### config.mk
export PLATFORM = sky130hd
export DESIGN_NAME = cnn_layer1
export DESIGN_NICKNAME = cnn_layer1
export VERILOG_FILES = /design/flow/design.v
export SDC_FILE = /design/flow/constraint.sdc
export NUM_CORES = 4
export LEC_CHECK = 0
export CAP_MARGIN = 20
export CORE_ASPECT_RATIO = 1.3
export CORE_MARGIN = 2
export CORE_UTILIZATION = 67
export CTS_CLUSTER_DIAMETER = 359
export GPL_TIMING_DRIVEN = 1
export MAX_ROUTING_LAYER = met4
export MIN_ROUTING_LAYER = met1
export PLACE_DENSITY_LB_ADDON = 0.01
export SETUP_SLACK_MARGIN = 2.61
export SLEW_MARGIN = 35
### constraint.sdc
create_clock -name core_clock -period 9.12 [get_ports {clk}]
set_input_delay 1.8240 -clock core_clock [delete_from_list [all_inputs] [get_ports {clk}]]
set_output_delay 1.8240 -clock core_clock [all_outputs]
set_load 0.01 [all_outputs]
### design.v
`timescale 1ns / 1ps
module dataReg #(parameter dataWidth=8)(
input i_clk,
input [dataWidth-1:0] i_data,
input i_data_valid,
output reg [dataWidth-1:0] o_data,
output reg o_data_valid
);
always @(posedge i_clk)
begin
    if(i_data_valid)
        o_data <= i_data;
    o_data_valid <= i_data_valid;
end
endmodule
`timescale 1ns / 1ps
module lineBuffer #(parameter dataWidth=8, imageWidth=512)(
input   i_clk,
input   [dataWidth-1:0] i_data,
input   i_data_valid,
output  [dataWidth-1:0] o_data,
output  o_data_valid
);
wire [dataWidth-1:0] w_data_out [imageWidth-1:0];
wire [imageWidth-1:0] w_data_valid;
assign o_data = w_data_out[imageWidth-1];
assign o_data_valid = w_data_valid[imageWidth-1];
generate
    genvar i;
    for(i=0;i<imageWidth;i=i+1)
    begin:loop
        if(i==0)
            dataReg #(.dataWidth(dataWidth))DR0(
                .i_clk(i_clk),
                .i_data(i_data),
                .i_data_valid(i_data_valid),
                .o_data(w_data_out[i]),
                .o_data_valid(w_data_valid[i])
            );
         else
            dataReg #(.dataWidth(dataWidth))DR(
                .i_clk(i_clk),
                .i_data(w_data_out[i-1]),
                .i_data_valid(i_data_valid),
                .o_data(w_data_out[i]),
                .o_data_valid(w_data_valid[i])
            );
    end
endgenerate
endmodule
`timescale 1ns / 1ps
module imageBuffer #(parameter dataWidth=1,kernelWidth=5,kernelHeight=5,imageWidth=256)(
input        i_clk,
input        i_rst,
input  [dataWidth-1:0] i_pixel_data,
input        i_pixel_data_valid,
output [kernelWidth*kernelHeight*dataWidth-1:0] o_data,
output       o_data_valid
);
integer counter;
integer outDataCounter;
reg data_valid_int;
always @(posedge i_clk)
if(i_rst)
begin
    counter <= 0;
    data_valid_int <= 1'b0;
end
else
begin
    if(i_pixel_data_valid & !data_valid_int)
        counter <= counter+1;
    else if(!i_pixel_data_valid & data_valid_int)
        counter <= counter-1;
    if(counter >= (((kernelHeight+1)/2)*imageWidth+(kernelWidth+1)/2))
        data_valid_int <= 1'b1;
    else
        data_valid_int <= 1'b0;
end
always @(posedge i_clk)
begin
    if(i_rst)
        outDataCounter <= 0;
    else if(outDataCounter==imageWidth-1 & data_valid_int)
        outDataCounter <= 0;
    else if(data_valid_int)
        outDataCounter <= outDataCounter+1;
end
assign o_data_valid = data_valid_int & (outDataCounter<imageWidth-kernelWidth+1);
wire [dataWidth-1:0] w_data_reg_out [kernelWidth*kernelHeight-1:0];
wire [kernelWidth*kernelHeight-1:0] w_data_reg_out_valid;
wire [dataWidth-1:0] line_buff_out [kernelHeight-2:0];
wire [kernelHeight-2:0] line_buff_out_valid;
generate
genvar i,j,k;
    for(i=kernelHeight-1;i>=0;i=i-1)
    begin:l1
        for(j=kernelWidth-1;j>=0;j=j-1)
        begin:l2
            for(k=0;k<dataWidth;k=k+1)
            begin:l3
                assign o_data[(kernelHeight-1-i)*kernelWidth*dataWidth+(kernelWidth-1-j)*dataWidth+k] = w_data_reg_out[i*kernelWidth+j][k];
            end
        end
    end
endgenerate
generate
    for(i=0;i<kernelHeight;i=i+1)
    begin:oloop
        for(j=0;j<kernelWidth;j=j+1)
        begin:iloop
            if(i==0&j==0)  
            begin
                dataReg #(.dataWidth(dataWidth))dR0(
                    .i_clk(i_clk),
                    .i_data(i_pixel_data),  
                    .i_data_valid(i_pixel_data_valid),
                    .o_data(w_data_reg_out[i*kernelWidth+j]),
                    .o_data_valid(w_data_reg_out_valid[i*kernelWidth+j])
                );
            end
            else if(j==0)  
            begin
                dataReg #(.dataWidth(dataWidth))dR1(
                    .i_clk(i_clk),
                    .i_data(line_buff_out[i-1]),  
                    .i_data_valid(i_pixel_data_valid),
                    .o_data(w_data_reg_out[i*kernelWidth+j]),
                    .o_data_valid(w_data_reg_out_valid[i*kernelWidth+j])
                );
            end
            else 
            begin
                dataReg #(.dataWidth(dataWidth))dR2(
                    .i_clk(i_clk),
                    .i_data(w_data_reg_out[i*kernelWidth+j-1]),  
                    .i_data_valid(i_pixel_data_valid),
                    .o_data(w_data_reg_out[i*kernelWidth+j]),
                    .o_data_valid(w_data_reg_out_valid[i*kernelWidth+j])
                );
            end
        end
    end
endgenerate
generate
    for(i=0;i<kernelHeight-1;i=i+1)
    begin:loop
        if(i==0)
        begin
            lineBuffer #(.dataWidth(dataWidth),.imageWidth(imageWidth-kernelWidth))lB0(
                .i_clk(i_clk),
                .i_data(w_data_reg_out[kernelWidth-1]),
                .i_data_valid(i_pixel_data_valid),
                .o_data(line_buff_out[i]),
                .o_data_valid(line_buff_out_valid[i])
            );
        end
        else
        begin
            lineBuffer #(.dataWidth(dataWidth),.imageWidth(imageWidth-kernelWidth))lB(
                .i_clk(i_clk),
                .i_data(w_data_reg_out[(i+1)*kernelWidth-1]),
                .i_data_valid(i_pixel_data_valid),
                .o_data(line_buff_out[i]),
                .o_data_valid(line_buff_out_valid[i])
            );        
        end
    end
endgenerate
endmodule
`timescale 1ns / 1ps
module imageBuffer2 #(parameter dataWidth=1,kernelWidth=2,kernelHeight=2,imageWidth=256)(
input        i_clk,
input        i_rst,
input  [dataWidth-1:0] i_pixel_data,
input        i_pixel_data_valid,
output [kernelWidth*kernelHeight*dataWidth-1:0] o_data,
output  reg  o_data_valid
);
integer counter;
always @(posedge i_clk)
if(i_rst)
begin
    counter <= 0;
    o_data_valid <= 1'b0;
end
else
begin
    if(i_pixel_data_valid & !o_data_valid)
        counter <= counter+1;
    else if(!i_pixel_data_valid & o_data_valid)
        counter <= counter-1;
    if(counter == (((kernelHeight)/2)*imageWidth+((kernelWidth)/2)) & i_pixel_data_valid)
        o_data_valid <= 1'b1;
    else if(counter > (((kernelHeight)/2)*imageWidth+(kernelWidth)/2))
        o_data_valid <= 1'b1;
    else
        o_data_valid <= 1'b0;
end
wire [dataWidth-1:0] w_data_reg_out [kernelWidth*kernelHeight-1:0];
wire [kernelWidth*kernelHeight-1:0] w_data_reg_out_valid;
wire [dataWidth-1:0] line_buff_out [kernelHeight-2:0];
wire [kernelHeight-2:0] line_buff_out_valid;
generate
genvar i,j,k;
    for(i=kernelHeight-1;i>=0;i=i-1)
    begin:l1
        for(j=kernelWidth-1;j>=0;j=j-1)
        begin:l2
            for(k=0;k<dataWidth;k=k+1)
            begin:l3
                assign o_data[(kernelHeight-1-i)*kernelWidth*dataWidth+(kernelWidth-1-j)*dataWidth+k] = w_data_reg_out[i*kernelWidth+j][k];
            end
        end
    end
endgenerate
generate
    for(i=0;i<kernelHeight;i=i+1)
    begin:oloop
        for(j=0;j<kernelWidth;j=j+1)
        begin:iloop
            if(i==0&j==0)  
            begin
                dataReg #(.dataWidth(dataWidth))dR0(
                    .i_clk(i_clk),
                    .i_data(i_pixel_data),  
                    .i_data_valid(i_pixel_data_valid),
                    .o_data(w_data_reg_out[i*kernelWidth+j]),
                    .o_data_valid(w_data_reg_out_valid[i*kernelWidth+j])
                );
            end
            else if(j==0)  
            begin
                dataReg #(.dataWidth(dataWidth))dR1(
                    .i_clk(i_clk),
                    .i_data(line_buff_out[i-1]),  
                    .i_data_valid(i_pixel_data_valid),
                    .o_data(w_data_reg_out[i*kernelWidth+j]),
                    .o_data_valid(w_data_reg_out_valid[i*kernelWidth+j])
                );
            end
            else 
            begin
                dataReg #(.dataWidth(dataWidth))dR2(
                    .i_clk(i_clk),
                    .i_data(w_data_reg_out[i*kernelWidth+j-1]),  
                    .i_data_valid(i_pixel_data_valid),
                    .o_data(w_data_reg_out[i*kernelWidth+j]),
                    .o_data_valid(w_data_reg_out_valid[i*kernelWidth+j])
                );
            end
        end
    end
endgenerate
generate
    for(i=0;i<kernelHeight-1;i=i+1)
    begin:loop
        if(i==0)
        begin
            lineBuffer #(.dataWidth(dataWidth),.imageWidth(imageWidth))lB0(
                .i_clk(i_clk),
                .i_data(i_pixel_data),
                .i_data_valid(i_pixel_data_valid),
                .o_data(line_buff_out[i]),
                .o_data_valid(line_buff_out_valid[i])
            );
        end
        else
        begin
            lineBuffer #(.dataWidth(dataWidth),.imageWidth(imageWidth))lB(
                .i_clk(i_clk),
                .i_data(line_buff_out[i-1]),
                .i_data_valid(i_pixel_data_valid),
                .o_data(line_buff_out[i]),
                .o_data_valid(line_buff_out_valid[i])
            );        
        end
    end
endgenerate
endmodule
`timescale 1ns / 1ps
module Convolution #(parameter ConvData=1)(
input i_clk,
input i_rst,
input i_data_valid,
input [71:0]i_data,
output reg o_data_valid,
output reg [23:0]o_data
    );
  integer i;
  reg [23:0] sum,mul;reg [23:0] BiasAdd,x;
  function [15:0] coeff;
    input integer n;
    case(n)
        0: coeff = 16'b1001011101000;
        1: coeff = 16'b1010001110000;
        2: coeff = 16'b111011010110;
        3: coeff = 16'b1100100101010;
        4: coeff = 16'b11111100;
        5: coeff = 16'b1001001111111;
        6: coeff = 16'b1100011011100;
        7: coeff = 16'b110010000000;
        8: coeff = 16'b1010010110010;
        9: coeff = 16'b1110111110101011;
        10: coeff = 16'b11100110000;
        11: coeff = 16'b1111011100111111;
        12: coeff = 16'b10101010010;
        13: coeff = 16'b1100100101011;
        14: coeff = 16'b101100111100;
        15: coeff = 16'b100001010000;
        16: coeff = 16'b111101000111;
        17: coeff = 16'b110011011000;
        18: coeff = 16'b1000100101000;
        19: coeff = 16'b10110111;
        20: coeff = 16'b1101011111000110;
        21: coeff = 16'b1001001010110;
        22: coeff = 16'b101110100001;
        23: coeff = 16'b1101101111101010;
        24: coeff = 16'b111001110000;
        25: coeff = 16'b1001111001100;
        26: coeff = 16'b1101111001111011;
        default: coeff = 16'b0;
    endcase
  endfunction
  function [23:0] bias;
    input integer n;
    case(n)
        0: bias = 24'b1011000100;
        1: bias = 24'b111111111011001001000010;
        2: bias = 24'b101000010000101;
        default: bias = 24'b0;
    endcase
  endfunction
wire [23:0] b_sel = bias(ConvData-1);
always@(posedge i_clk)
o_data_valid <= i_rst ? 1'b0 : i_data_valid;
always@(posedge i_clk)
begin
 sum = 0;x=0;
    for(i=9*(ConvData-1);i<(9*ConvData);i=i+1)
    begin
        mul = $signed(i_data[(i-(9*(ConvData-1)))*8+:8])*$signed(coeff(i));
        x=$signed(x)+$signed(mul);             
    end
    sum =  $signed(x);
    BiasAdd <= $signed(sum) + $signed(b_sel); 
         if(!b_sel[23] &!sum[23] & BiasAdd[23])  
               begin
                   o_data[23] <= 1'b0;
                   o_data[22:0] <= {23{1'b1}};
               end
           else if(b_sel[23] & sum[23] &  !BiasAdd[23])  
               begin
                   o_data[23] <= 1'b1;
                   o_data[22:0] <= {23{1'b0}};
               end
           else
                   o_data <= BiasAdd;
 end 
endmodule
`timescale 1ns / 1ps
module ReLu  #(parameter dataWidth=16,weightIntWidth=4) (
    input           clk,
    input           rst,
    input   [2*dataWidth-1:0]   ReLu_Input,
    input relu_data_valid_In,
    output reg relu_data_valid_Out,
    output  reg [dataWidth+3:0]  out
);
always @(posedge clk)
begin
    relu_data_valid_Out <= rst ? 1'b0 : relu_data_valid_In;
    if($signed(ReLu_Input) >= 0)
    begin
        if(|ReLu_Input[2*dataWidth-1-:weightIntWidth+1])  
            out <= {1'b0,{(dataWidth+3){1'b1}}};  
        else
            out <= ReLu_Input[2*dataWidth-2-weightIntWidth-:dataWidth+4];
    end
    else 
        out <= 0;      
end
endmodule
`timescale 1ns / 1ps
module maxpoolLogic #(parameter imageWidth=256)(
input   i_clk,
input   i_reset_n,
input   i_data_valid,
output o_data_valid
    );
 reg count;
 integer pixelCounter;
 assign o_data_valid = (i_data_valid && (pixelCounter<26) && count);
 always @(posedge i_clk)
 if(!i_reset_n)
 begin
    pixelCounter <= 0;
    count <= 1'b0;
 end
 else
 begin
    if(i_data_valid && pixelCounter == (2*imageWidth-1))
        pixelCounter <= 0;
    else if(i_data_valid) begin
        pixelCounter <= pixelCounter + 1;
    end
    if(i_data_valid)
        count <= ~count;
 end
 endmodule
`timescale 1ns / 1ps
module maxPooler(
    input   i_clk,
    input   i_rst,
    input[63:0] i_data_MP,
    input i_data_valid_MP,
    output reg [15:0] out_data_MP,
    output out_data_valid
    );
    integer i;
    reg [15:0] largest;
    always @(posedge i_clk) begin
        if(i_data_valid_MP)begin
            largest = i_data_MP[15:0];
            for(i=0;i<4;i=i+1)
            begin
                if(i_data_MP[16*i +: 16] > largest)
                    largest = i_data_MP[i*16+:16];
            end
            out_data_MP <= largest;
        end
    end
 maxpoolLogic  #(.imageWidth(26)) MDL(
    .i_clk(i_clk),
    .i_reset_n(!i_rst),
    .i_data_valid(i_data_valid_MP),
    .o_data_valid(out_data_valid)
 );
endmodule
`timescale 1ns / 1ps
module Conv_ReLu_MaxPool #(parameter ConvKernel=1)
                           (input[71:0] inputData,
                           input inputValid,
                           input clk,
                           input rst,
                           output[15:0] MP_Out,
                           output MPOut_valid
    );
    wire out_data_valid;
    wire[71:0] out_data;
    wire data_conv_valid;
    wire[23:0] conv_data;
    wire relu_data_valid_Out;
    wire[15:0]relu_out;
    wire[63:0] Out;
    wire Out_valid;
    Convolution #(.ConvData(ConvKernel))conv (
    .i_clk(clk),
    .i_rst(rst),
    .i_data_valid(inputValid),
    .i_data(inputData),
    .o_data_valid(data_conv_valid),
    .o_data(conv_data)
        );
    ReLu  #(.dataWidth(12),.weightIntWidth(0)) ReLu 
        (.clk(clk), .rst(rst),
        .ReLu_Input(conv_data),
        .relu_data_valid_In(data_conv_valid),
        .relu_data_valid_Out(relu_data_valid_Out),
        .out(relu_out));
     imageBuffer2 #(.dataWidth(16),.kernelWidth(2),.kernelHeight(2),.imageWidth(26)) IB2 (
               . i_clk(clk),
               .i_rst(rst),
               .i_pixel_data(relu_out),
               .i_pixel_data_valid(relu_data_valid_Out),
               .o_data(Out), 
               .o_data_valid(Out_valid) 
             );
      maxPooler MP(
                 .i_clk(clk),
                 .i_rst(rst),
                 .i_data_MP(Out),
                 .i_data_valid_MP(Out_valid),
                 .out_data_MP(MP_Out),
                 .out_data_valid(MPOut_valid)
                 );
endmodule
`timescale 1ns / 1ps
module cnn_layer1 (
    input         clk,
    input         rst,
    input  [7:0]  pix_in,
    input         pix_valid,
    output [15:0] mp_out0,
    output        mp_valid0,
    output [15:0] mp_out1,
    output        mp_valid1,
    output [15:0] mp_out2,
    output        mp_valid2
);
    wire [71:0] win_data;
    wire        win_valid;
    imageBuffer #(.dataWidth(8),.kernelWidth(3),.kernelHeight(3),.imageWidth(28)) IB (
        .i_clk(clk),
        .i_rst(rst),
        .i_pixel_data(pix_in),
        .i_pixel_data_valid(pix_valid),
        .o_data(win_data),
        .o_data_valid(win_valid)
    );
    Conv_ReLu_MaxPool #(.ConvKernel(1)) CRM1 (
        .inputData(win_data), .inputValid(win_valid), .clk(clk), .rst(rst),
        .MP_Out(mp_out0), .MPOut_valid(mp_valid0));
    Conv_ReLu_MaxPool #(.ConvKernel(2)) CRM2 (
        .inputData(win_data), .inputValid(win_valid), .clk(clk), .rst(rst),
        .MP_Out(mp_out1), .MPOut_valid(mp_valid1));
    Conv_ReLu_MaxPool #(.ConvKernel(3)) CRM3 (
        .inputData(win_data), .inputValid(win_valid), .clk(clk), .rst(rst),
        .MP_Out(mp_out2), .MPOut_valid(mp_valid2));
endmodule
### run.sh
#!/bin/bash
# the make line also repeats each setting of config.mk as NAME=value (left out here)
make -C /OpenROAD-flow-scripts/flow DESIGN_CONFIG=/design/flow/config.mk WORK_HOME=/design/flow/orfs CLKGATE_MAP_FILE= finish
==> job_summary.md, run 1 <==
## Implementation flow summary

| Metric | Value |
|---|---|
| Core ar. | 0.202 mm2 |
| Num Clock Sinks | 2279 |
| Longest Clk Path Bufs | 4 |
| Port Buf Inserts | 61 |
| Synth area leader | edfxtp_1 |
| And+or+nand+nor area frac | 5.83% |
| Synth Area per Inst | 12.9 um2 |
| Gr usage total | 59.1% |
| EDFF count, synth | 1864 |
| FP Rows | 188 |
| Root Buffer | clkbuf_16 |
| Last flow stage reached | global routing (5_1_grt) |
| Mux share | 1.40% |
| Final Wtd Congestion | 1.07 |
| Chip width | 399 um |
| Top-area cell share | 41.3% |
| Total gr overflow | 19 |
| Post-synthesis compound-gate area fraction | 5.79% |
| YS warnings | 12 |
| Die area | 0.206 mm2 |
| Adder Area Share | 30.1% |
| Synthesized registers | 2279 |
| Synthesized Nets | 13121 |
| Synth Area in XOR/XNOR | 3.74% |
| YS chip area | 0.136 mm2 |
| Most frequent cells after synthesis | inv_1, edfxtp_1, ha_1 |
| Top cells, area | edfxtp_1, fa_1, ha_1, dfxtp_1, inv_1 |
| CTS Hold Bufs | 0 |
| Status | stopped before the end |
| Pre-Place Util | 67.3% |
| Ys async rst share | 0% |
| Mapped Cells | 10521 |
| Yosys cell types | 97 |
| Post-Syn Area | 0.136 mm2 |
| Post-synth seq share | 47.4% |
| Inserted Clock Buffers | 212 |
| Stop err | [ERROR GRT-0116] Global routing finished with congestion. Check the congestion regions in the DRC Viewer. |
| Dpl hpwl | 309000 um |
| Dominant flop cell | edfxtp_1 |
| Most numerous cell in the Yosys netlist | inv_1 |
| Yosys Instances | 10521 |
| Boundary Pins | 62 |
| H-tree depth | 4 |
| Chip height | 517 um |
| Logic family by area | adder cells |
layer usage:
metal | GRT usage, % | GRT overflow
met5 | - | -
met4 | 51.9 | 5
met3 | 36.6 | 14
met2 | 80.2 | 0
met1 | 58.2 | 0
stage by stage:
step / instance area, um2 / setup TNS (ns) / hold slack (ns) / cells / worst slack, ns
floorplan: 136000 / -1606.16 / 0.386 / 10521 / -4.37
global placement: 149000 / -119.06 / 0.386 / 14390 / -2.13
detailed placement: 149000 / -131.32 / 0.389 / 14392 / -2.17
CTS: 162000 / -80.76 / 0.369 / 14934 / -1.63
repair_timing:
action                                  4_1_cts
pin swaps                                   492
buffers inserted                            153
endpoints found under the setup margin      150
resized                                     879
cloned                                        4
endpoints found under the hold margin         0
==> run 2: changes to the inputs <==
CORE_UTILIZATION = 72   (was 67)
CTS_CLUSTER_DIAMETER = 32   (was 359)
SETUP_SLACK_MARGIN = 2.87   (was 2.61)
clock period = 9.92 ns   (was 9.12 ns; I/O delays follow)
==> job_summary.md, run 2 <==
## Implementation flow summary

| Metric | Value |
|---|---|
| Post-synth seq share | 47.4% |
| Core ar. | 0.187 mm2 |
| Top-area cell share | 41.3% |
| Root Buffer | clkbuf_16 |
| And+or+nand+nor area frac | 5.83% |
| Total gr overflow | 12765 |
| Last flow stage reached | global routing (5_1_grt) |
| Synth Area per Inst | 12.9 um2 |
| Chip height | 499 um |
| Mapped Cells | 10521 |
| Synth Area in XOR/XNOR | 3.74% |
| YS warnings | 12 |
| Die area | 0.192 mm2 |
| Ys async rst share | 0% |
| Synth area leader | edfxtp_1 |
| Chip width | 385 um |
| Post-synthesis compound-gate area fraction | 5.79% |
| Final Wtd Congestion | 1.10 |
| Yosys Instances | 10521 |
| Boundary Pins | 62 |
| Most frequent cells after synthesis | inv_1, edfxtp_1, ha_1 |
| Dpl hpwl | 321000 um |
| Longest Clk Path Bufs | 4 |
| Post-Syn Area | 0.136 mm2 |
| Stop err | [ERROR GRT-0116] Global routing finished with congestion. Check the congestion regions in the DRC Viewer. |
| Mux share | 1.40% |
| Gr usage total | 89.5% |
| Inserted Clock Buffers | 321 |
| Adder Area Share | 30.1% |
| Most numerous cell in the Yosys netlist | inv_1 |
| Synthesized Nets | 13121 |
| Logic family by area | adder cells |
| EDFF count, synth | 1864 |
| Yosys cell types | 97 |
| FP Rows | 181 |
| Num Clock Sinks | 2279 |
| Status | stopped before the end |
| YS chip area | 0.136 mm2 |
| Synthesized registers | 2279 |
| CTS Hold Bufs | 0 |
| H-tree depth | 5 |
| Top cells, area | edfxtp_1, fa_1, ha_1, dfxtp_1, inv_1 |
| Placed Area | 0.147 mm2 |
| Port Buf Inserts | 61 |
| Dominant flop cell | edfxtp_1 |
| Pre-Place Util | 72.5% |
==> run 2: per-layer routing <==
layer  GRT usage (%)  GRT overflow
met1            94.0          4912
met5               -             -
met4            73.7          1049
met2            97.9          4114
met3            81.7          2690
==> run 2: repair_timing <==
action                     in CTS
cloned                          1
buffers inserted               81
gates resized                 595
pin swaps                     305
setup endpoints to repair     150
==> run 2: per-stage QoR <==
step | setup WS (ns) | std cells
after global placement | -1.38 | 13894
after CTS | -1.20 | 14553
after floorplan | -3.57 | 10521
after detailed placement | -1.56 | 13900
==> run 3: changes to the inputs <==
ABC_AREA = 1   (was not set)
HOLD_SLACK_MARGIN = -0.07   (was not set)
PLACE_DENSITY_LB_ADDON = 0.03   (was 0.01)
SETUP_SLACK_MARGIN = 4.44   (was 2.87)
clock period = 13.0 ns   (was 9.92 ns; I/O delays follow)
==> job_summary.md, run 3 <==
## Implementation flow summary

| Metric | Value |
|---|---|
| Synth area leader | edfxtp_1 |
| Top cells, area | edfxtp_1, fa_1, ha_1, inv_1, dfxtp_1 |
| Inst Count DP | 15473 |
| Synth Area in XOR/XNOR | 2.69% |
| Stop err | [ERROR GRT-0116] Global routing finished with congestion. Check the congestion regions in the DRC Viewer. |
| Longest Clk Path Bufs | 4 |
| Chip height | 509 um |
| EDFF count, synth | 1864 |
| Final Wtd Congestion | 1.11 |
| H-tree depth | 5 |
| Yosys cell types | 69 |
| Root Buffer | clkbuf_16 |
| Total gr overflow | 1871 |
| FP Rows | 185 |
| Logic family by area | adder cells |
| CTS Hold Bufs | 0 |
| Most frequent cells after synthesis | inv_1, edfxtp_1, nand2_1 |
| Die area | 0.200 mm2 |
| Dominant flop cell | edfxtp_1 |
| Inserted Clock Buffers | 324 |
| Core ar. | 0.195 mm2 |
| Num Clock Sinks | 2279 |
| Yosys Instances | 12795 |
| Post-synth seq share | 45.4% |
| Gr usage total | 78.0% |
| Dpl hpwl | 341000 um |
| Synthesized Nets | 15395 |
| Ys async rst share | 0% |
| Adder Area Share | 28.9% |
| YS warnings | 12 |
| YS chip area | 0.141 mm2 |
| Synthesized registers | 2279 |
| Chip width | 393 um |
| Post-Syn Area | 0.141 mm2 |
| Top-area cell share | 39.6% |
| Synth Area per Inst | 11.1 um2 |
| Mapped Cells | 12795 |
| Port Buf Inserts | 61 |
| Most numerous cell in the Yosys netlist | inv_1 |
| Pre-Place Util | 72.4% |
| Boundary Pins | 62 |
| Status | stopped before the end |
| Mux share | 0% |
| Last flow stage reached | global routing (5_1_grt) |
| Post-synthesis compound-gate area fraction | 4.84% |
| And+or+nand+nor area frac | 10.5% |
run 3: stage by stage:
step	instance area, um2	hold WS (ns)	utilization (%)	setup slack [ns]
after floorplan	141000	0.379	-	0.431
after global placement	146000	0.379	74.5	1.68
after detailed placement	146000	0.389	74.7	1.62
after CTS	164000	0.320	83.9	3.12
run 3: timing repair:
action | 4_1_cts
gates cloned | 4
gates resized | 1047
buffers inserted | 300
pin swaps | 368
setup endpoints to repair | 126
hold endpoints to repair | 0
run 3: per-layer routing:
metal / track usage, % / GRT overflow
met4: 73.5 / 501
met3: 62.7 / 181
met2: 91.9 / 1025
met1: 77.7 / 164
met5: - / -
==> run 4: changes to the inputs <==
ABC_AREA = not set   (was 1)
CELL_PAD_IN_SITES_DETAIL_PLACEMENT = 1   (was not set)
CELL_PAD_IN_SITES_GLOBAL_PLACEMENT = 0   (was not set)
CORE_ASPECT_RATIO = not set   (was 1.3)
CORE_MARGIN = 4   (was 2)
CORE_UTILIZATION = 26   (was 72)
CTS_CLUSTER_DIAMETER = not set   (was 32)
CTS_CLUSTER_SIZE = 31   (was not set)
GPL_ROUTABILITY_DRIVEN = 0   (was not set)
GPL_TIMING_DRIVEN = 0   (was 1)
HOLD_SLACK_MARGIN = -0.09   (was -0.07)
MIN_ROUTING_LAYER = not set   (was met1)
PLACE_DENSITY_LB_ADDON = 0.21   (was 0.03)
SETUP_SLACK_MARGIN = 1.8   (was 4.44)
SLEW_MARGIN = 20   (was 35)
TNS_END_PERCENT = 65   (was not set)
clock period = 14.0 ns   (was 13.0 ns; I/O delays follow)
==> job_summary.md, run 4 <==
## PnR job results

| Metric | Value |
|---|---|
| Placed Area | 0.147 mm2 |
| Pre-Place Util | 26.2% |
| Crit path to | CRM3.conv.BiasAdd[23] |
| Dpl hpwl | 275000 um |
| Most frequent cells after synthesis | inv_1, edfxtp_1, ha_1 |
| Final Hold Slack | 0.364 ns |
| CP Max Fanout | 7 |
| Insertion Delay late pin | 0.97 ns |
| Yosys cell types | 97 |
| Port Buf Inserts | 60 |
| Final instance area | 0.156 mm2 |
| Gr usage total | 13.6% |
| Crit path launch type | flop |
| WL/cell | 19.4 um |
| Crit-path leading delay family | adder cells |
| Chip height | 730 um |
| Synth Area in XOR/XNOR | 3.74% |
| Synthesized registers | 2279 |
| Max incr delay on CP | 0.64 ns |
| Synth-to-Final Area Change | 15.3% |
| Tool warnings | 138 |
| Mapped Cells | 10521 |
| Core ar. | 0.518 mm2 |
| Max_slew headroom | 14.3% |
| Most numerous cell in the Yosys netlist | inv_1 |
| Post-Syn Area | 0.136 mm2 |
| Vias per Instance | 4.30 |
| Most Frequent Cell on Critical Path | fa_1 |
| Setup violators final | 0 |
| Vias post-DR | 77993 |
| YS chip area | 0.136 mm2 |
| Worst EP arrival | 12.58 ns |
| Inserted Clock Buffers | 265 |
| Post-layout nets | 13619 |
| Critical Path Slowest Stage Cell | ha_1 |
| Yosys Instances | 10521 |
| H-tree depth | 5 |
| Logic family by area | adder cells |
| Boundary Pins | 62 |
| Synthesized Nets | 13121 |
| R2R depth | 36 |
| Die area | 0.533 mm2 |
| Endpoints failing hold | 0 |
| Ys async rst share | 0% |
| DR iter-0 viols | 4440 |
| CP Buf/Inv Count | 6 |
| Largest net degree at the start of global routing | 99 |
| Synth Area per Inst | 12.9 um2 |
| CP Depth | 36 |
| Chip width | 730 um |
| Total gr overflow | 0 |
| And+or+nand+nor area frac | 5.83% |
| Worst r2r dst | CRM3.conv.BiasAdd[23] |
| Number of global-route vias before repair | 82858 |
| Dominant flop cell | edfxtp_1 |
| Setup CP Type | reg2reg |
| YS warnings | 12 |
| Top-area cell share | 41.3% |
| Post-synth seq share | 47.4% |
| Fmax | 0.0847 GHz |
| Number of fillers in the final layout | 56025 |
| Critical Path RT | 14.77 ns |
| Longest Clk Path Bufs | 4 |
| Critical path endpoint category | flop |
| First-pass GRT wire length | 532000 um |
| RSZ-0062 raised after global routing | no |
| Final worst path period share | 84.3% |
| Worst R2R Start | IB.oloop[1].iloop[2].genblk1.genblk1.dR2.o_data[2] |
| FP Rows | 264 |
| CP startpoint | IB.oloop[1].iloop[2].genblk1.genblk1.dR2.o_data[2] |
| # DRC | 0 |
| Slew Limit Fails | 0 |
| Reg2Reg Setup Slack | 2.20 ns |
| Top cells, area | edfxtp_1, fa_1, ha_1, dfxtp_1, inv_1 |
| Root Buffer | clkbuf_16 |
| DRT Wirelength | 352000 um |
| HP Class | reg2reg |
| Worst-case clock skew | 0.104 ns |
| Max_cap viols | 0 |
| Post-DRT Antenna Nets | 0 |
| Pre-antenna DRT Iters | 7 |
| CTS clk-pin slew, worst paths | 0.08 ns |
| Num Clock Sinks | 2279 |
| Slew @ Worst Pin | 1.28 ns |
| Initial antenna violation count | 17 |
| TritonCTS clock tree | built |
| Synth area leader | edfxtp_1 |
| Post-synthesis compound-gate area fraction | 5.79% |
| Mux share | 1.40% |
| Tmin final | 11.80 ns |
| CTS Hold Bufs | 0 |
| Status | complete, no violations |
| EDFF count, synth | 1864 |
| Adder Area Share | 30.1% |
| Worst hold stages | 0 |
-- run 4: layout make-up --
cell class	instances	area [um2]	area share, %
sequential	2279	64300	41.1
multi-input combinational	6181	64200	41.1
tap	6916	8650	5.53
inverter	1966	7410	4.74
clock buffer	350	7230	4.62
timing repair buffer	231	2910	1.86
clock inverter	121	1280	0.820
buffer	95	394	0.252
antenna	7	17.5	0.0112
-- run 4: through the flow --
step                      cells  setup TNS, ns  setup WS [ns]  utilization (%)
after floorplan           10521              0          0.513                -
after global placement    17497       -4875.61         -12.37             28.0
after detailed placement  17565              0          0.529             28.3
after CTS                 18068              0           1.80             30.0
after global routing      18143              0           1.76             30.2
final                     18146              0           2.20             30.2
-- run 4: repair_timing --
item,CTS,global route
setup buffers,32,71
endpoints found under the setup margin,67,62
resized,31,35
pin swaps,2,15
-- run 4: routing by layer --
metal,GRT usage [%],wire length [um],vias up
li1,-,-,36711
met1,18.6,168000,39718
met2,21.1,159000,1101
met3,1.97,14900,463
met4,3.80,11000,0
met5,-,0,-
==> run 5: changes to the inputs <==
CELL_PAD_IN_SITES_DETAIL_PLACEMENT = not set   (was 1)
CELL_PAD_IN_SITES_GLOBAL_PLACEMENT = not set   (was 0)
CORE_MARGIN = 2   (was 4)
CORE_UTILIZATION = 11   (was 26)
CTS_CLUSTER_SIZE = not set   (was 31)
GPL_ROUTABILITY_DRIVEN = not set   (was 0)
GPL_TIMING_DRIVEN = not set   (was 0)
HOLD_SLACK_MARGIN = not set   (was -0.09)
MAX_ROUTING_LAYER = not set   (was met4)
PLACE_DENSITY = 0.6   (was not set)
PLACE_DENSITY_LB_ADDON = not set   (was 0.21)
SETUP_SLACK_MARGIN = not set   (was 1.8)
TNS_END_PERCENT = not set   (was 65)
clock period = 21.1 ns   (was 14.0 ns; I/O delays follow)
==> job_summary.md, run 5 <==
## PnR job results

| Metric | Value |
|---|---|
| Most numerous cell in the Yosys netlist | inv_1 |
| Insertion Delay late pin | 1.01 ns |
| Synthesized Nets | 13121 |
| And+or+nand+nor area frac | 5.83% |
| Cts repair resizes | 0 |
| Mapped Cells | 10521 |
| Vias per Instance | 2.84 |
| Synth Area per Inst | 12.9 um2 |
| Tool warnings | 146 |
| RSZ-0062 raised after global routing | no |
| Gr usage total | 5.38% |
| Chip height | 1110 um |
| CP startpoint | IB.oloop[1].iloop[0].genblk1.genblk1.dR1.o_data[1] |
| Dpl hpwl | 268000 um |
| Port Buf Inserts | 61 |
| Most Frequent Cell on Critical Path | fa_1 |
| Post-synthesis compound-gate area fraction | 5.79% |
| Max_slew headroom | 8.28% |
| Most frequent cells after synthesis | inv_1, edfxtp_1, ha_1 |
| Dpl ws | 8.23 ns |
| Worst R2R Start | IB.oloop[1].iloop[0].genblk1.genblk1.dR1.o_data[1] |
| Logic family by area | adder cells |
| Worst-case clock skew | 0.108 ns |
| Final instance area | 0.165 mm2 |
| Synth area leader | edfxtp_1 |
| Vias post-DR | 77773 |
| Inst Count DP | 26941 |
| Critical path endpoint category | flop |
| Crit path to | CRM2.conv.o_data[16] |
| Crit path launch type | flop |
| Crit-path leading delay family | adder cells |
| Inserted Clock Buffers | 231 |
| YS warnings | 12 |
| Slew Limit Fails | 0 |
| Chip width | 1110 um |
| Synth Area in XOR/XNOR | 3.74% |
| CP Max Fanout | 16 |
| Num Clock Sinks | 2279 |
| Mux share | 1.40% |
| Boundary Pins | 62 |
| Yosys Instances | 10521 |
| WL/cell | 12.5 um |
| Initial antenna violation count | 30 |
| CTS Hold Bufs | 0 |
| Worst EP arrival | 13.70 ns |
| Post-Syn Area | 0.136 mm2 |
| Ys async rst share | 0% |
| Hold Path Origin | CRM1.ReLu.out[8] |
| Final worst path period share | 61.0% |
| Post-layout nets | 13414 |
| Setup CP Type | reg2reg |
| CTS clk-pin slew, worst paths | 0.06 ns |
| Longest Clk Path Bufs | 4 |
| Tmin final | 12.86 ns |
| Adder Area Share | 30.1% |
| Number of global-route vias before repair | 80089 |
| Status | complete, no violations |
| Post-synth seq share | 47.4% |
| Slew @ Worst Pin | 1.37 ns |
| Final Wtd Congestion | 0.923 |
| EDFF count, synth | 1864 |
| Synthesized registers | 2279 |
| Placed Area | 0.157 mm2 |
| DRT Wirelength | 343000 um |
| TritonCTS clock tree | built |
| YS chip area | 0.136 mm2 |
| Top-area cell share | 41.3% |
| Fmax | 0.0777 GHz |
| Pre-Place Util | 11.0% |
| Synth-to-Final Area Change | 21.5% |
| HP Class | reg2reg |
| FP Rows | 407 |
| H-tree depth | 4 |
| Setup violators final | 0 |
| CP Depth | 42 |
| First-pass GRT wire length | 512000 um |
| Pre-antenna DRT Iters | 6 |
| Endpoints failing hold | 0 |
| Largest net degree at the start of global routing | 174 |
| Total gr overflow | 0 |
| Yosys cell types | 97 |
| # DRC | 0 |
| R2R depth | 42 |
| Critical Path Slowest Stage Cell | edfxtp_1 |
| Max_cap viols | 0 |
| Fin cells | 27378 |
| Root Buffer | clkbuf_16 |
| Dominant flop cell | edfxtp_1 |
| Worst r2r dst | CRM2.conv.o_data[16] |
| Reg2Reg Setup Slack | 8.24 ns |
| DR iter-0 viols | 5772 |
| Post-DRT Antenna Nets | 0 |
| Setup TNS | 0 ns |
| CP Buf/Inv Count | 9 |
| Worst hold stages | 0 |
| Post-route setup slack | 8.24 ns |
| Final Util | 13.4% |
| Max incr delay on CP | 0.83 ns |
| Post CTS Setup Buffer Count | 0 |
| Top cells, area | edfxtp_1, fa_1, ha_1, dfxtp_1, inv_1 |
| Critical Path RT | 21.94 ns |
| Die area | 1.24 mm2 |
| Number of fillers in the final layout | 137211 |
| Core ar. | 1.23 mm2 |
## run 5: area by class of cell
cell class / count / area (um2) / share of cell area [%]
inverters: 1966 / 7380 / 4.48
repair buffers: 155 / 1360 / 0.827
diodes: 10 / 25.0 / 0.0152
flip-flops and latches: 2279 / 64300 / 39.0
well taps: 16360 / 20500 / 12.4
clock inverters: 125 / 1400 / 0.847
multi-input cells: 6181 / 63700 / 38.7
clock buffers: 302 / 6200 / 3.76
## run 5: stage by stage
stage,hold slack [ns]
after floorplan,0.386
after global placement,0.393
after detailed placement,0.389
after CTS,0.346
after global routing,0.346
final,0.345
## run 5: metal layers
| layer | track usage [%] | wire [um] |
|---|---|---|
| met1 | 7.14 | 153000 |
| met2 | 8.56 | 154000 |
| met3 | 1.20 | 21700 |
| met4 | 1.94 | 13600 |
| met5 | 0 | 50 |
==> run 6: changes to the inputs <==
CORE_UTILIZATION = 72   (was 11)
CTS_CLUSTER_DIAMETER = 213   (was not set)
PLACE_DENSITY = not set   (was 0.6)
SETUP_SLACK_MARGIN = 1.47   (was not set)
clock period = 9.32 ns   (was 21.1 ns; I/O delays follow)
==> job_summary.md, run 6 <==
## Implementation flow summary

| Metric | Value |
|---|---|
| Total gr overflow | 1582 |
| Mapped Cells | 10521 |
| Longest Clk Path Bufs | 3 |
| Inserted Clock Buffers | 212 |
| Most frequent cells after synthesis | inv_1, edfxtp_1, ha_1 |
| Most numerous cell in the Yosys netlist | inv_1 |
| Chip width | 438 um |
| Synth Area in XOR/XNOR | 3.74% |
| Post-synthesis compound-gate area fraction | 5.79% |
| Gr usage total | 75.7% |
| YS chip area | 0.136 mm2 |
| Post-synth seq share | 47.4% |
| Synth area leader | edfxtp_1 |
| Port Buf Inserts | 61 |
| Last flow stage reached | global routing (5_1_grt) |
| Synthesized registers | 2279 |
| Boundary Pins | 62 |
| Ys async rst share | 0% |
| Core ar. | 0.187 mm2 |
| Dpl ws | -2.31 ns |
| Synthesized Nets | 13121 |
| YS warnings | 12 |
| Post-Syn Area | 0.136 mm2 |
| Status | stopped before the end |
| FP Rows | 159 |
| EDFF count, synth | 1864 |
| Yosys cell types | 97 |
| Logic family by area | adder cells |
| Final Wtd Congestion | 1.07 |
| Stop err | [ERROR GRT-0116] Global routing finished with congestion. Check the congestion regions in the DRC Viewer. |
| Yosys Instances | 10521 |
| Root Buffer | clkbuf_16 |
| And+or+nand+nor area frac | 5.83% |
| H-tree depth | 4 |
| Adder Area Share | 30.1% |
| Dominant flop cell | edfxtp_1 |
| Top-area cell share | 41.3% |
| Num Clock Sinks | 2279 |
| Dpl hpwl | 321000 um |
| Pre-Place Util | 72.4% |
| Chip height | 438 um |
| Mux share | 1.40% |
| Top cells, area | edfxtp_1, fa_1, ha_1, dfxtp_1, inv_1 |
| Synth Area per Inst | 12.9 um2 |
| Die area | 0.192 mm2 |
-- run 6: per-layer routing --
metal,GRT usage (%),overflow
met4,69.2,416
met1,77.5,166
met3,60.5,144
met5,39.1,12
met2,92.3,844
-- run 6: metrics by stage --
stage | util (%) | area [um2] | cells
floorplan | - | 136000 | 10521
global placement | 79.1 | 148000 | 14128
detailed placement | 79.1 | 148000 | 14128
CTS | 85.9 | 161000 | 14692
-- run 6: repair_timing --
item | in CTS
hold buffers | 0
setup buffers | 158
pin swaps | 427
gates resized | 862
setup endpoints to repair | 149
cloned | 5
==> run 7: changes to the inputs <==
ABC_AREA = 1   (was not set)
CORE_UTILIZATION = 56   (was 72)
CTS_CLUSTER_DIAMETER = not set   (was 213)
CTS_CLUSTER_SIZE = 98   (was not set)
PLACE_DENSITY = 0.6   (was not set)
SETUP_SLACK_MARGIN = not set   (was 1.47)
clock period = 5.88 ns   (was 9.32 ns; I/O delays follow)
==> job_summary.md, run 7 <==
## PnR job results

| Metric | Value |
|---|---|
| H-tree depth | 4 |
| Root Buffer | clkbuf_16 |
| CP startpoint | IB.oloop[2].iloop[0].genblk1.genblk1.dR1.o_data[5] |
| Post-route setup slack | -4.26 ns |
| Fmax | 0.0986 GHz |
| Most frequent cells after synthesis | inv_1, edfxtp_1, nand2_1 |
| Pre-antenna DRT Iters | 9 |
| Chip height | 507 um |
| Final Util | 68.7% |
| Port Buf Inserts | 61 |
| Ys async rst share | 0% |
| Post-synthesis compound-gate area fraction | 4.84% |
| # DRC | 0 |
| Synthesized registers | 2279 |
| Logic family by area | adder cells |
| Longest Clk Path Bufs | 4 |
| Crit path launch type | flop |
| Wire length on met3 | 25900 um |
| Setup violators final | 118 |
| Top cells, area | edfxtp_1, fa_1, ha_1, inv_1, dfxtp_1 |
| YS chip area | 0.141 mm2 |
| Dominant flop cell | edfxtp_1 |
| EDFF count, synth | 1864 |
| DR iter-0 viols | 7952 |
| Yosys cell types | 69 |
| Critical Path RT | 6.66 ns |
| Crit-path leading delay family | adder cells |
| Layout Check Fails | setup timing |
| Critical path endpoint category | flop |
| Worst r2r dst | CRM3.conv.o_data[21] |
| Largest net degree at the start of global routing | 209 |
| Die area | 0.257 mm2 |
| CP Depth | 45 |
| Worst hold stages | 0 |
| Final Wtd Congestion | 1.06 |
| Top Metal Used | met5 |
| YS warnings | 12 |
| Slew Limit Fails | 0 |
| Yosys Instances | 12795 |
| Final Hold Slack | 0.314 ns |
| Inserted Clock Buffers | 232 |
| Synthesized Nets | 15395 |
| Endpoints failing hold | 0 |
| And+or+nand+nor area frac | 10.5% |
| Number of fillers in the final layout | 18332 |
| TritonCTS clock tree | built |
| Synth-to-Final Area Change | 21.9% |
| RSZ-0062 raised after global routing | yes |
| Synth Area per Inst | 11.1 um2 |
| Critical Path Slowest Stage Cell | fa_2 |
| CP Buf/Inv Count | 13 |
| Tmin final | 10.14 ns |
| Pre-Place Util | 56.3% |
| Final worst path period share | 172% |
| Most numerous cell in the Yosys netlist | inv_1 |
| Post-Syn Area | 0.141 mm2 |
| Chip width | 507 um |
| Post-DRT Antenna Nets | 0 |
| Synth area leader | edfxtp_1 |
| Max_cap viols | 0 |
| Worst-case clock skew | 0.154 ns |
| Post-layout nets | 17375 |
| Crit path to | CRM3.conv.o_data[21] |
| Num Clock Sinks | 2279 |
| Initial antenna violation count | 35 |
| Worst EP arrival | 10.92 ns |
| Vias per Instance | 5.37 |
| Boundary Pins | 62 |
| First-pass GRT wire length | 615000 um |
| DRT Wirelength | 412000 um |
| Total gr overflow | 0 |
| Reg2Reg Setup Slack | -4.26 ns |
| WL/cell | 22.5 um |
| HP Class | reg2reg |
| Worst R2R Start | IB.oloop[2].iloop[0].genblk1.genblk1.dR1.o_data[5] |
| Wire length on met1 | 174000 um |
| Status | finished with violations |
| Met2 routed WL | 191000 um |
| Vias post-DR | 98566 |
| CP Max Fanout | 8 |
| Hold Path Origin | CRM2.ReLu.out[7] |
| Core ar. | 0.251 mm2 |
| Gr usage total | 32.0% |
| Most Frequent Cell on Critical Path | fa_1 |
| Number of global-route vias before repair | 101726 |
| Max_slew headroom | 21.5% |
| Synth Area in XOR/XNOR | 2.69% |
| Top-area cell share | 39.6% |
| Mux share | 0% |
| Insertion Delay late pin | 0.99 ns |
| Slew @ Worst Pin | 1.18 ns |
| Setup CP Type | reg2reg |
| CTS Hold Bufs | 0 |
| R2R depth | 45 |
| Dpl hpwl | 316000 um |
| Max incr delay on CP | 0.56 ns |
| Post-synth seq share | 45.4% |
| Mapped Cells | 12795 |
| FP Rows | 184 |
| Adder Area Share | 28.9% |
| CTS clk-pin slew, worst paths | 0.06 ns |
| Tool warnings | 154 |
run 7: metal layers:
layer,track usage [%],up-vias
li1,-,45762
met3,4.65,771
met2,51.1,3177
met5,0,-
met4,13.5,14
met1,43.9,48842
run 7: metrics by stage:
| step | setup WS [ns] | instance area (um2) | TNS (ns) | instances |
|---|---|---|---|---|
| after global routing | -4.70 | 172000 | -403.18 | 18341 |
| after detailed placement | -4.77 | 158000 | -397.24 | 17724 |
| final | -4.26 | 172000 | -369.02 | 18344 |
| after floorplan | -6.69 | 141000 | -6476.80 | 12795 |
| after CTS | -4.24 | 170000 | -354.11 | 18243 |
| after global placement | -4.82 | 158000 | -391.71 | 17723 |
run 7: layout make-up:
cell class,instances,area (um2),area share [%]
Clock inverter,129,1240,0.718
Inverter,2807,10600,6.15
Timing Repair Buffer,1830,14800,8.60
Clock buffer,294,6200,3.60
Tap cell,3348,4190,2.43
Antenna cell,32,80.1,0.0464
Multi-Input combinational cell,7625,71000,41.2
Sequential cell,2279,64300,37.3
run 7: what timing repair did:
item,4_1_cts,5_1_grt
gates cloned,3,0
buffers inserted,101,82
pin swaps,519,416
resized,808,488
setup endpoints to repair,118,150
==> run 8: changes to the inputs <==
ABC_AREA = not set   (was 1)
CORE_ASPECT_RATIO = 1.3   (was not set)
CORE_UTILIZATION = 67   (was 56)
CTS_CLUSTER_DIAMETER = 32   (was not set)
CTS_CLUSTER_SIZE = not set   (was 98)
GPL_TIMING_DRIVEN = 1   (was not set)
MAX_ROUTING_LAYER = met4   (was not set)
MIN_ROUTING_LAYER = met1   (was not set)
PLACE_DENSITY = not set   (was 0.6)
PLACE_DENSITY_LB_ADDON = 0.01   (was not set)
SETUP_SLACK_MARGIN = 4.44   (was not set)
SLEW_MARGIN = 35   (was 20)
clock period = 15.0 ns   (was 5.88 ns; I/O delays follow)
==> job_summary.md, run 8 <==
## PnR job results

| Metric | Value |
|---|---|
| # DRC | 0 |
| Slew Limit Fails | 0 |
| Initial antenna violation count | 17 |
| Inserted Clock Buffers | 320 |
| Adder Area Share | 30.1% |
| YS chip area | 0.136 mm2 |
| Max_cap viols | 0 |
| Setup CP Type | reg2reg |
| CP Depth | 37 |
| Top-area cell share | 41.3% |
| Number of fillers in the final layout | 11375 |
| HP Class | reg2reg |
| Chip height | 517 um |
| Status | complete, no violations |
| Insertion Delay late pin | 0.95 ns |
| R2R depth | 37 |
| CTS Hold Bufs | 0 |
| Vias post-DR | 86891 |
| Final Wtd Congestion | 1.09 |
| Setup TNS | 0 ns |
| Setup violators final | 0 |
| Crit-path leading delay family | adder cells |
| Worst hold stages | 0 |
| CP startpoint | IB.oloop[1].iloop[0].genblk1.genblk1.dR1.o_data[3] |
| Dpl hpwl | 266000 um |
| Core ar. | 0.202 mm2 |
| Vias per Instance | 6.17 |
| Max_slew headroom | 36.5% |
| Synth Area per Inst | 12.9 um2 |
| Post-synth seq share | 47.4% |
| Pre-Place Util | 67.3% |
| Top cells, area | edfxtp_1, fa_1, ha_1, dfxtp_1, inv_1 |
| Dpl ws | 2.33 ns |
| Comb area | 0.0671 mm2 |
| Worst r2r dst | CRM3.conv.BiasAdd[23] |
| Synth-to-Final Area Change | 15.5% |
| Root Buffer | clkbuf_16 |
| Dominant flop cell | edfxtp_1 |
| Synth Area in XOR/XNOR | 3.74% |
| Mapped Cells | 10521 |
| EDFF count, synth | 1864 |
| Critical Path Slowest Stage Cell | fa_1 |
| Chip width | 399 um |
| Max incr delay on CP | 0.61 ns |
| TritonCTS clock tree | built |
| Post-route setup slack | 3.99 ns |
| Number of global-route vias before repair | 90805 |
| Slew @ Worst Pin | 0.944 ns |
| CTS clk-pin slew, worst paths | 0.08 ns |
| Tmin final | 11.01 ns |
| Ys async rst share | 0% |
| FP Rows | 188 |
| Post-Syn Area | 0.136 mm2 |
| Post-synthesis compound-gate area fraction | 5.79% |
| Largest net degree at the start of global routing | 197 |
| Gr usage total | 39.7% |
| Synthesized registers | 2279 |
| CP Max Fanout | 5 |
| Pre-antenna DRT Iters | 8 |
| Yosys cell types | 97 |
| Boundary Pins | 62 |
| Most Frequent Cell on Critical Path | fa_1 |
| DRT Wirelength | 408000 um |
| YS warnings | 12 |
| Worst EP arrival | 11.86 ns |
| Post-layout nets | 13743 |
| WL/cell | 29.0 um |
| Worst R2R Start | IB.oloop[1].iloop[0].genblk1.genblk1.dR1.o_data[3] |
| Total gr overflow | 0 |
| H-tree depth | 5 |
| Endpoints failing hold | 0 |
| Crit path to | CRM3.conv.BiasAdd[23] |
| Post-DRT Antenna Nets | 0 |
| Most numerous cell in the Yosys netlist | inv_1 |
| Synth area leader | edfxtp_1 |
| Crit path launch type | flop |
| Final worst path period share | 73.4% |
| First-pass GRT wire length | 575000 um |
| Critical path endpoint category | flop |
| Critical Path RT | 15.85 ns |
| Yosys Instances | 10521 |
| RSZ-0062 raised after global routing | yes |
| Reg2Reg Setup Slack | 3.99 ns |
| Synthesized Nets | 13121 |
| Longest Clk Path Bufs | 4 |
| Seq. cell area | 0.0643 mm2 |
| And+or+nand+nor area frac | 5.83% |
| Worst-case clock skew | 0.129 ns |
| Port Buf Inserts | 61 |
| DR iter-0 viols | 9774 |
| Logic family by area | adder cells |
| Fmax | 0.0908 GHz |
| Mux share | 1.40% |
| Tool warnings | 157 |
| Most frequent cells after synthesis | inv_1, edfxtp_1, ha_1 |
| Die area | 0.206 mm2 |
| CP Buf/Inv Count | 12 |
| Num Clock Sinks | 2279 |
==> run 8: per-stage QoR <==
step,cell area [um2],std cells,util [%],hold slack [ns]
after floorplan,136000,10521,-,0.386
after global placement,140000,13234,69.6,0.388
after detailed placement,140000,13239,69.6,0.389
after CTS,154000,13978,76.6,0.360
after global routing,157000,14080,77.7,0.357
final,157000,14081,77.7,0.367
==> run 8: area by class of cell <==
| cell class | count | share of cell area (%) |
|---|---|---|
| inverters | 1966 | 4.76 |
| clock inverters | 208 | 1.49 |
| flip-flops and latches | 2279 | 41.1 |
| clock buffers | 374 | 5.43 |
| repair buffers | 393 | 2.28 |
| well taps | 2660 | 2.13 |
| diodes | 18 | 0.0288 |
| multi-input cells | 6183 | 42.8 |
==> run 8: layer usage <==
layer,up-vias,global-route usage [%],part of all wire (%)
met5,-,-,0
met4,0,30.3,10
met3,1919,7.78,7.9
met2,4945,63.4,48
met1,42957,44.2,34
li1,37070,-,-
==> run 8: timing repair <==
item                       in CTS  in global routing
pin swaps                     171                254
buffers inserted              156                 81
gates cloned                    1                  1
setup endpoints to repair      75                 72
resized                       383                289
==> run 9: changes to the inputs <==
ABC_AREA = 1   (was not set)
CELL_PAD_IN_SITES_DETAIL_PLACEMENT = 1   (was not set)
CELL_PAD_IN_SITES_GLOBAL_PLACEMENT = 0   (was not set)
CORE_ASPECT_RATIO = not set   (was 1.3)
CORE_MARGIN = 4   (was 2)
CORE_UTILIZATION = 26   (was 67)
CTS_CLUSTER_DIAMETER = not set   (was 32)
CTS_CLUSTER_SIZE = 31   (was not set)
GPL_ROUTABILITY_DRIVEN = 0   (was not set)
GPL_TIMING_DRIVEN = 0   (was 1)
HOLD_SLACK_MARGIN = -0.09   (was not set)
MAX_ROUTING_LAYER = met5   (was met4)
MIN_ROUTING_LAYER = met2   (was met1)
PLACE_DENSITY_LB_ADDON = 0.21   (was 0.01)
SETUP_SLACK_MARGIN = 1.8   (was 4.44)
SLEW_MARGIN = 20   (was 35)
TNS_END_PERCENT = 65   (was not set)
clock period = 14.0 ns   (was 15.0 ns; I/O delays follow)
==> job_summary.md, run 9 <==
## PnR job results

| Metric | Value |
|---|---|
| Status | finished with violations |
| Layout Check Fails | capacitance limit, slew limit |
| Vias post-DR | 124027 |
| DR iter-0 viols | 17273 |
| WL/cell | 19.7 um |
| Post-synthesis compound-gate area fraction | 4.84% |
| Mapped Cells | 12795 |
| Tmin final | 11.90 ns |
| Worst R2R Start | IB.oloop[2].iloop[0].genblk1.genblk1.dR1.o_data[5] |
| Synth Area per Inst | 11.1 um2 |
| Crit path to | CRM3.conv.BiasAdd[23] |
| Most Frequent Cell on Critical Path | fa_1 |
| CTS Hold Bufs | 0 |
| Post-Syn Area | 0.141 mm2 |
| Synth Area in XOR/XNOR | 2.69% |
| CP Buf/Inv Count | 9 |
| Worst-case clock skew | 0.109 ns |
| Post-layout nets | 15866 |
| Root Buffer | clkbuf_16 |
| Top cells, area | edfxtp_1, fa_1, ha_1, inv_1, dfxtp_1 |
| Dpl ws | 0.882 ns |
| R2R depth | 41 |
| Synthesized Nets | 15395 |
| Setup violators final | 0 |
| Top-area cell share | 39.6% |
| Worst EP arrival | 12.72 ns |
| First-pass GRT wire length | 606000 um |
| Final Util | 30.1% |
| EDFF count, synth | 1864 |
| Adder Area Share | 28.9% |
| Post-DRT Antenna Nets | 0 |
| Pre-Place Util | 26.1% |
| Slew @ Worst Pin | 1.59 ns |
| YS warnings | 12 |
| Crit path launch type | flop |
| And+or+nand+nor area frac | 10.5% |
| Inserted Clock Buffers | 271 |
| Critical path endpoint category | flop |
| H-tree depth | 5 |
| Die area | 0.556 mm2 |
| Yosys cell types | 69 |
| HP Class | reg2reg |
| Post-route setup slack | 2.10 ns |
| CP Max Fanout | 7 |
| Boundary Pins | 62 |
| Reg2Reg Setup Slack | 2.10 ns |
| DRT Wirelength | 410000 um |
| Yosys Instances | 12795 |
| Synth area leader | edfxtp_1 |
| Vias per Instance | 5.95 |
| Endpoints failing hold | 0 |
| YS chip area | 0.141 mm2 |
| Core ar. | 0.542 mm2 |
| Dominant flop cell | edfxtp_1 |
| Max_slew headroom | -6.61% |
| Mux share | 0% |
| CP startpoint | IB.oloop[2].iloop[0].genblk1.genblk1.dR1.o_data[5] |
| Longest Clk Path Bufs | 4 |
| Logic family by area | adder cells |
| Slew Limit Fails | 16 |
| Worst r2r dst | CRM3.conv.BiasAdd[23] |
| Pre-antenna DRT Iters | 10 |
| Max_cap viols | 6 |
| RSZ-0062 raised after global routing | yes |
| Largest net degree at the start of global routing | 108 |
| Insertion Delay late pin | 1.01 ns |
| Critical Path RT | 14.82 ns |
| Num Clock Sinks | 2279 |
| Crit-path leading delay family | adder cells |
| Most frequent cells after synthesis | inv_1, edfxtp_1, nand2_1 |
| Gr usage total | 21.7% |
| Synthesized registers | 2279 |
| # DRC | 0 |
| Final Hold Slack | 0.345 ns |
| Dpl hpwl | 314000 um |
| Post-synth seq share | 45.4% |
| Setup TNS | 0 ns |
| Number of global-route vias before repair | 145265 |
| Synth-to-Final Area Change | 15.2% |
| Setup CP Type | reg2reg |
| Tool warnings | 152 |
| Worst hold stages | 0 |
| Fmax | 0.0840 GHz |
| Critical Path Slowest Stage Cell | xnor2_1 |
| Ys async rst share | 0% |
| Chip height | 746 um |
| FP Rows | 270 |
| Final worst path period share | 85.0% |
| Total gr overflow | 0 |
| Port Buf Inserts | 60 |
| Chip width | 746 um |
| Initial antenna violation count | 67 |
| Most numerous cell in the Yosys netlist | inv_1 |
| CTS clk-pin slew, worst paths | 0.06 ns |
| CP Depth | 41 |
| TritonCTS clock tree | built |
| Max incr delay on CP | 0.78 ns |
run 9: through the flow:
stage,cell area [um2],std cells
after CTS,162000,20633
after detailed placement,153000,20129
after floorplan,141000,12795
final,163000,20853
after global routing,163000,20817
after global placement,151000,20063
run 9: area by class of cell:
cell class              count  area [um2]
diodes                    159         398
flip-flops and latches   2279       64300
repair buffers            198        2720
inverters                2807       10600
clock inverters           136        1380
clock buffers             357        7470
well taps                7208        9020
multi-input cells        7622       66700
plain buffers              87         370
fillers                 60491      379000
run 9: routing by layer:
| metal | track usage, % | vias up | part of all wire, % |
|---|---|---|---|
| met2 | 24.0 | 33430 | 48 |
| met1 | - | 45007 | 0 |
| li1 | - | 42611 | - |
| met4 | 4.64 | 205 | 8.1 |
| met3 | 30.1 | 2774 | 42 |
| met5 | 13.3 | - | 1.9 |
run 9: what timing repair did:
| action | CTS | global route |
|---|---|---|
| setup buffers | 11 | 46 |
| setup endpoints to repair | 44 | 47 |
| resized | 9 | 43 |
| pin swaps | 0 | 5 |
==> run 10: changes to the inputs <==
ABC_AREA = not set   (was 1)
CELL_PAD_IN_SITES_DETAIL_PLACEMENT = not set   (was 1)
CELL_PAD_IN_SITES_GLOBAL_PLACEMENT = not set   (was 0)
CORE_MARGIN = 2   (was 4)
CORE_UTILIZATION = 64   (was 26)
CTS_CLUSTER_SIZE = not set   (was 31)
GPL_ROUTABILITY_DRIVEN = not set   (was 0)
GPL_TIMING_DRIVEN = not set   (was 0)
HOLD_SLACK_MARGIN = not set   (was -0.09)
MAX_ROUTING_LAYER = not set   (was met5)
MIN_ROUTING_LAYER = not set   (was met2)
PLACE_DENSITY = 0.6   (was not set)
PLACE_DENSITY_LB_ADDON = not set   (was 0.21)
SETUP_SLACK_MARGIN = not set   (was 1.8)
TNS_END_PERCENT = not set   (was 65)
clock period = 9.83 ns   (was 14.0 ns; I/O delays follow)
==> job_summary.md, run 10 <==
## PnR job results

| Metric | Value |
|---|---|
| Status | finished with violations |
| Layout Check Fails | setup timing |
| Pre-Place Util | 64.5% |
| Post-synthesis compound-gate area fraction | 5.79% |
| Inst Count DP | 14284 |
| Yosys cell types | 97 |
| Critical Path RT | 10.61 ns |
| Worst-case clock skew | 0.155 ns |
| Fin cells | 14820 |
| Worst R2R Start | IB.oloop[1].iloop[2].genblk1.genblk1.dR2.o_data[6] |
| Post-synth seq share | 47.4% |
| HP Class | reg2reg |
| Endpoints failing hold | 0 |
| Adder Area Share | 30.1% |
| FP Rows | 168 |
| Synth-to-Final Area Change | 17.5% |
| WL/cell | 26.8 um |
| Synth area leader | edfxtp_1 |
| Gr usage total | 36.5% |
| Boundary Pins | 62 |
| Inserted Clock Buffers | 217 |
| Comb area | 0.0672 mm2 |
| Dominant flop cell | edfxtp_1 |
| First-pass GRT wire length | 578000 um |
| Yosys Instances | 10521 |
| CP Depth | 42 |
| Synth Area per Inst | 12.9 um2 |
| Fmax | 0.0943 GHz |
| Final Util | 75.8% |
| Number of fillers in the final layout | 12639 |
| Tool warnings | 150 |
| H-tree depth | 4 |
| Port Buf Inserts | 61 |
| Most numerous cell in the Yosys netlist | inv_1 |
| Number of global-route vias before repair | 91856 |
| TritonCTS clock tree | built |
| Post-route setup slack | -0.779 ns |
| Mux share | 1.40% |
| Max_slew headroom | 22.0% |
| Core ar. | 0.210 mm2 |
| Most Frequent Cell on Critical Path | fa_1 |
| Critical Path Slowest Stage Cell | fa_1 |
| Insertion Delay late pin | 0.96 ns |
| Crit path to | CRM3.conv.BiasAdd[23] |
| Chip height | 464 um |
| CP Max Fanout | 5 |
| Setup CP Type | reg2reg |
| Slew @ Worst Pin | 1.17 ns |
| R2R depth | 42 |
| DR iter-0 viols | 8940 |
| RSZ-0062 raised after global routing | yes |
| Crit path launch type | flop |
| Num Clock Sinks | 2279 |
| Logic family by area | adder cells |
| CP startpoint | IB.oloop[1].iloop[2].genblk1.genblk1.dR2.o_data[6] |
| Seq. cell area | 0.0643 mm2 |
| Initial antenna violation count | 28 |
| Dpl hpwl | 274000 um |
| Top-area cell share | 41.3% |
| Vias per Instance | 5.92 |
| Top cells, area | edfxtp_1, fa_1, ha_1, dfxtp_1, inv_1 |
| Post-DRT Antenna Nets | 0 |
| And+or+nand+nor area frac | 5.83% |
| Tmin final | 10.61 ns |
| Worst EP arrival | 11.38 ns |
| Dpl ws | -1.41 ns |
| Mapped Cells | 10521 |
| Crit-path leading delay family | adder cells |
| Pre-antenna DRT Iters | 7 |
| Setup violators final | 52 |
| DRT Wirelength | 397000 um |
| Final Wtd Congestion | 1.04 |
| Slew Limit Fails | 0 |
| Final worst path period share | 108% |
| Post-Syn Area | 0.136 mm2 |
| EDFF count, synth | 1864 |
| CTS clk-pin slew, worst paths | 0.08 ns |
| Chip width | 464 um |
| Worst hold stages | 0 |
| Root Buffer | clkbuf_16 |
| Setup TNS | -31.07 ns |
| Synth Area in XOR/XNOR | 3.74% |
| Longest Clk Path Bufs | 3 |
| Worst r2r dst | CRM3.conv.BiasAdd[23] |
| CP Buf/Inv Count | 13 |
| Largest net degree at the start of global routing | 190 |
| Placed Area | 0.147 mm2 |
| Die area | 0.216 mm2 |
| YS warnings | 12 |
| Synthesized registers | 2279 |
| Reg2Reg Setup Slack | -0.78 ns |
| Ys async rst share | 0% |
| Vias post-DR | 87679 |
| Final instance area | 0.159 mm2 |
| Total gr overflow | 0 |
| Max_cap viols | 0 |
| YS chip area | 0.136 mm2 |
| Synthesized Nets | 13121 |
| Post-layout nets | 14405 |
| Critical path endpoint category | flop |
| # DRC | 0 |
| Max incr delay on CP | 0.58 ns |
| Most frequent cells after synthesis | inv_1, edfxtp_1, ha_1 |
-- run 10: metrics by stage --
step	hold WS (ns)
finish	0.285
floorplan	0.386
global route	0.279
CTS	0.296
global placement	0.387
detailed placement	0.389
-- run 10: cell type report --
class,instances,area share [%]
well taps,2805,2.20
inverters,1966,4.64
clock inverters,142,1.19
diodes,19,0.0298
repair buffers,1159,5.85
clock buffers,268,3.61
multi-input cells,6182,42.1
flip-flops and latches,2279,40.3
-- run 10: what timing repair did --
item	CTS	global route
setup endpoints to repair	78	82
gates resized	406	376
hold buffers	0	0
buffers inserted	76	64
pin swaps	246	276
cloned	2	1
-- run 10: metal layers --
metal	vias up	part of all wire [%]	track usage, %
met5	-	0.034	0
met4	20	6.6	18.6
met3	1301	8.0	6.86
met2	4371	47	58.8
met1	43669	39	47.7
li1	38318	-	-
